## run 1
==> flow/design.v (excerpt) <==
module main #(
    parameter MAIN_DIV = 8,      
    parameter SCAN_DIV = 4       
)(
    input wire clk,
    input wire rst,    
    input wire btnC,   
    input wire btnL,   
    input wire btnR,   
    input wire [7:0] num1,   
    input wire [7:0] num2,   
    output wire [6:0] seg,            
    output wire [3:0] an,              
    output wire multiplicationFinished    
);
==> flow/config.mk <==
export PLATFORM = sky130hd
export DESIGN_NAME = main
export DESIGN_NICKNAME = main
export VERILOG_FILES = /design/flow/design.v
export SDC_FILE = /design/flow/constraint.sdc
export NUM_CORES = 4
export LEC_CHECK = 0
export CAP_MARGIN = 0
export CORE_MARGIN = 2
export CORE_UTILIZATION = 72
export CTS_CLUSTER_DIAMETER = 42
export CTS_CLUSTER_SIZE = 31
export PLACE_DENSITY = 0.38
export SLEW_MARGIN = 20
==> flow/constraint.sdc <==
create_clock -name core_clock -period 7.92 [get_ports {clk}]
set_input_delay 1.5840 -clock core_clock [delete_from_list [all_inputs] [get_ports {clk}]]
set_output_delay 1.5840 -clock core_clock [all_outputs]
set_load 0.01 [all_outputs]
run.sh (not shown) runs the stock make flow with config.mk's settings and CLKGATE_MAP_FILE=.
What ended run 1 was a tool error in clock tree synthesis; the run never finished.
Modified inputs, run 2 compared to run 1
- CAP_MARGIN changed from 0 to 20
- ABC_AREA newly set to 1
- CTS_CLUSTER_SIZE removed (was 31)
- CORE_UTILIZATION changed from 72 to 40
- CTS_CLUSTER_DIAMETER removed (was 42)
- PLACE_DENSITY changed from 0.38 to 0.6
- the clock period (ns, I/O delays scaled along) changed from 7.92 to 13.9
==> comparison <==
Run 2 closes out successfully: all stages finished, all timing, DRC and antenna checks passed.
Comparing number of nets produced by synthesis for run 1 and run 2, the bigger number came from run 2.
Run 2: synthesized-area fraction occupied by ao, oa, aoi and oai cells is 22 points lower than what run 1 reported.
Chip footprint in run 2 is about 50% above run 1.
Run 2 ends up with a count of distinct cell types in the synthesized netlist that is 57% lower than in run 1.
Going from run 1 to run 2, the pre-CTS worst setup slack was found to have gone up by 6670 ps.
Higher netlist area before placement among run 1 and run 2: run 1
HPWL after detailed placement down about 50% in run 2 wrt run 1
Taking run 1 as the reference point, the area fraction in mux cells of run 2 falls by 2.9 points.
Relative to run 1, part of the Yosys area used for sequential elements has gone up in run 2.
Going from run 1 to run 2, cell total after placement shrank by a little under 10%.
[inputs] run 3 vs run 2
- putting CTS_CLUSTER_SIZE at 72 where nothing was set
- putting SETUP_SLACK_MARGIN at 1.79 where nothing was set
- swapping 40 for 58 in CORE_UTILIZATION
- clearing PLACE_DENSITY, which used to be 0.6
- swapping 13.9 for 8.97 in the clock period (ns, I/O delays scaled along)
### Flow results
- The storage element area on run 2 is in line with that on run 3.
- Run 2 has completed all stages; timing, DRC and antenna checks passed.
- Layout checks on run 3: not met. Flow itself completed; violations: setup timing.
- Reported for run 2 and run 3, average instance area after synthesis turned out identical to the last digit.
- Relative to run 2, core area decreased by 31% in run 3.
- Compared with run 2, run 3 shows a switching component of the power that is about 65% higher.
- Compared with run 2, run 3 shows a number of stages on the worst setup path that is about 6% higher.
- Per the comparison of run 3 with run 2, final design utilization grew by 37 points, routed wire length higher, layout filler cell count saw a decrease, post-route fraction of the period consumed by the critical path rose by 26 points.

Setup of JK:
Starting RTL as in the previous note.
Settings: LEC_CHECK=0, ABC_AREA=1, CAP_MARGIN=20, CORE_ASPECT_RATIO=0.5, CORE_MARGIN=2, CORE_UTILIZATION=22, CTS_CLUSTER_DIAMETER=389, CTS_CLUSTER_SIZE=100, SLEW_MARGIN=30, TNS_END_PERCENT=15; clock period 20.0 ns.
JK: full flow OK, the timing, DRC and antenna checks passed
Inputs modified between JK and MS:
- a deleted CORE_ASPECT_RATIO that had been 0.5
- a deleted CTS_CLUSTER_SIZE that had been 100
- a deleted TNS_END_PERCENT that had been 15
- a deleted CTS_CLUSTER_DIAMETER that had been 389
- an added PLACE_DENSITY_LB_ADDON of 0.03
- a change of CORE_UTILIZATION from 22 to 40
- a change of SLEW_MARGIN from 30 to 15
- a change of CORE_MARGIN from 2 to 3
- an added MAX_ROUTING_LAYER of met4
- a change of CAP_MARGIN from 20 to 15
### Flow results
- Compared to JK, MS was floorplanned on a smaller die.
- Global-route wire length before repair is higher on MS
- Summary of MS over JK: per-cell via count in the routed design rose by 14%; final design instance area without fill fell by 2.9%.
- Cmp MS and JK / part of the total power dissipated in the clock network / higher: MS
- Compared with JK, MS degrades relative slew slack.
- Going from JK to MS, share of power burned in registers fell 2.2 points; flip-flop and latch share of the layout cell area now sits higher; count of plain and timing-repair buffers in the layout decreased 2.
- Per the comparison of MS with JK, number of search-and-repair iterations in the first detailed-routing pass saw an increase, source-to-sink clock delay at the later pin of the worst-skew pair essentially unchanged.

## amber
Starting RTL as in the previous note.
export LEC_CHECK = 0
export ABC_AREA = 0
export CAP_MARGIN = 0
export CELL_PAD_IN_SITES_DETAIL_PLACEMENT = 1
export CORE_ASPECT_RATIO = 0.84
export CORE_MARGIN = 8
export CORE_UTILIZATION = 53
export CTS_CLUSTER_DIAMETER = 41
export GPL_ROUTABILITY_DRIVEN = 0
export GPL_TIMING_DRIVEN = 1
export MAX_ROUTING_LAYER = met5
export MIN_ROUTING_LAYER = met2
export PLACE_DENSITY_LB_ADDON = 0.17
export SLEW_MARGIN = 15
export TNS_END_PERCENT = 30
create_clock -name core_clock -period 9.49 [get_ports {clk}]
What ended amber was a tool error in detailed placement; the run never finished.
Input-level comparison between raven and amber:
# amber
export LEC_CHECK = 0
export ABC_AREA = 0
export CAP_MARGIN = 0
export CELL_PAD_IN_SITES_DETAIL_PLACEMENT = 1
export CORE_ASPECT_RATIO = 0.84
export CORE_MARGIN = 8
export CORE_UTILIZATION = 53
export CTS_CLUSTER_DIAMETER = 41
export GPL_ROUTABILITY_DRIVEN = 0
export GPL_TIMING_DRIVEN = 1
export MAX_ROUTING_LAYER = met5
export MIN_ROUTING_LAYER = met2
export PLACE_DENSITY_LB_ADDON = 0.17
export SLEW_MARGIN = 15
export TNS_END_PERCENT = 30
create_clock -name core_clock -period 9.49 [get_ports {clk}]
# raven
export LEC_CHECK = 0
export ABC_AREA = 0
export CAP_MARGIN = 40
export CORE_MARGIN = 2
export CORE_UTILIZATION = 29
export CTS_CLUSTER_DIAMETER = 33
export GPL_ROUTABILITY_DRIVEN = 1
export PLACE_DENSITY_LB_ADDON = 0.17
export SLEW_MARGIN = 15
create_clock -name core_clock -period 9.49 [get_ports {clk}]
==> comparison <==
Finished, but not clean: raven, with negative setup slack. Initial standard-cell utilization of the core in raven is 25 points below amber. Measured against amber, the die outline height of raven comes out at 1.4 times the reference value. Die area | raven > amber. Compared with amber, raven shows a horizontal die size that is about 16% higher.
Here is what was changed in the inputs of juniper compared with raven.
# raven
export LEC_CHECK = 0
export ABC_AREA = 0
export CAP_MARGIN = 40
export CORE_MARGIN = 2
export CORE_UTILIZATION = 29
export CTS_CLUSTER_DIAMETER = 33
export GPL_ROUTABILITY_DRIVEN = 1
export PLACE_DENSITY_LB_ADDON = 0.17
export SLEW_MARGIN = 15
create_clock -name core_clock -period 9.49 [get_ports {clk}]
# juniper
export LEC_CHECK = 0
export ABC_AREA = 1
export CAP_MARGIN = 40
export CORE_MARGIN = 2
export CORE_UTILIZATION = 29
export CTS_CLUSTER_DIAMETER = 164
export CTS_CLUSTER_SIZE = 96
export GPL_ROUTABILITY_DRIVEN = 1
export PLACE_DENSITY_LB_ADDON = 0.02
export SLEW_MARGIN = 15
create_clock -name core_clock -period 9.49 [get_ports {clk}]
Findings:
Delta (juniper minus raven): instance tally after logic synthesis increased 57, global-route wire length before repair lower. Summary: flop-to-flop setup slack, juniper worse than raven. The higher detailed placer's ending HPWL came out of raven. raven reports its largest combinational cell category by area as AND-OR/OR-AND gates while juniper reports simple AND/OR/NAND/NOR gates. | growth of design area from synthesis to finish | juniper vs raven | 6.7 points lower |. Proportion of synthesized chip area in sequential cells ends up lower on raven. juniper: all stages done; final checks FAILED (negative setup slack). Between juniper and raven, it is juniper whose post-synthesis chip area from yosys is lower, by 16%.
## Diff of input files: violet against juniper
# juniper
export LEC_CHECK = 0
export ABC_AREA = 1
export CAP_MARGIN = 40
export CORE_MARGIN = 2
export CORE_UTILIZATION = 29
export CTS_CLUSTER_DIAMETER = 164
export CTS_CLUSTER_SIZE = 96
export GPL_ROUTABILITY_DRIVEN = 1
export PLACE_DENSITY_LB_ADDON = 0.02
export SLEW_MARGIN = 15
create_clock -name core_clock -period 9.49 [get_ports {clk}]
# violet
export LEC_CHECK = 0
export ABC_AREA = 1
export CAP_MARGIN = 40
export CORE_MARGIN = 2
export CORE_UTILIZATION = 27
export CTS_CLUSTER_DIAMETER = 165
export CTS_CLUSTER_SIZE = 96
export GPL_ROUTABILITY_DRIVEN = 1
export PLACE_DENSITY = 0.57
export SLEW_MARGIN = 15
create_clock -name core_clock -period 9.49 [get_ports {clk}]
[summary]
- From the logs: violet reached the end of the flow and failed the layout checks with negative setup slack.
- Of juniper and violet, juniper shows the higher tightest hold margin, with violet below it.
- Delta (violet minus juniper): power attributed to the clock group has decreased; routed wire length has decreased.
- violet against juniper; wire length on met3 is down by more than 10%.
- The relative contribution of sequential cells to total power reported for violet is greater than that of juniper by 0.7 points.
- The buffer count excluding the clock tree in the final layout in violet was lower than what juniper gave.
- Maximum resistive drop on vdd: violet worse than juniper
Power figures rest on the tool's default switching activity, not on a simulated workload.
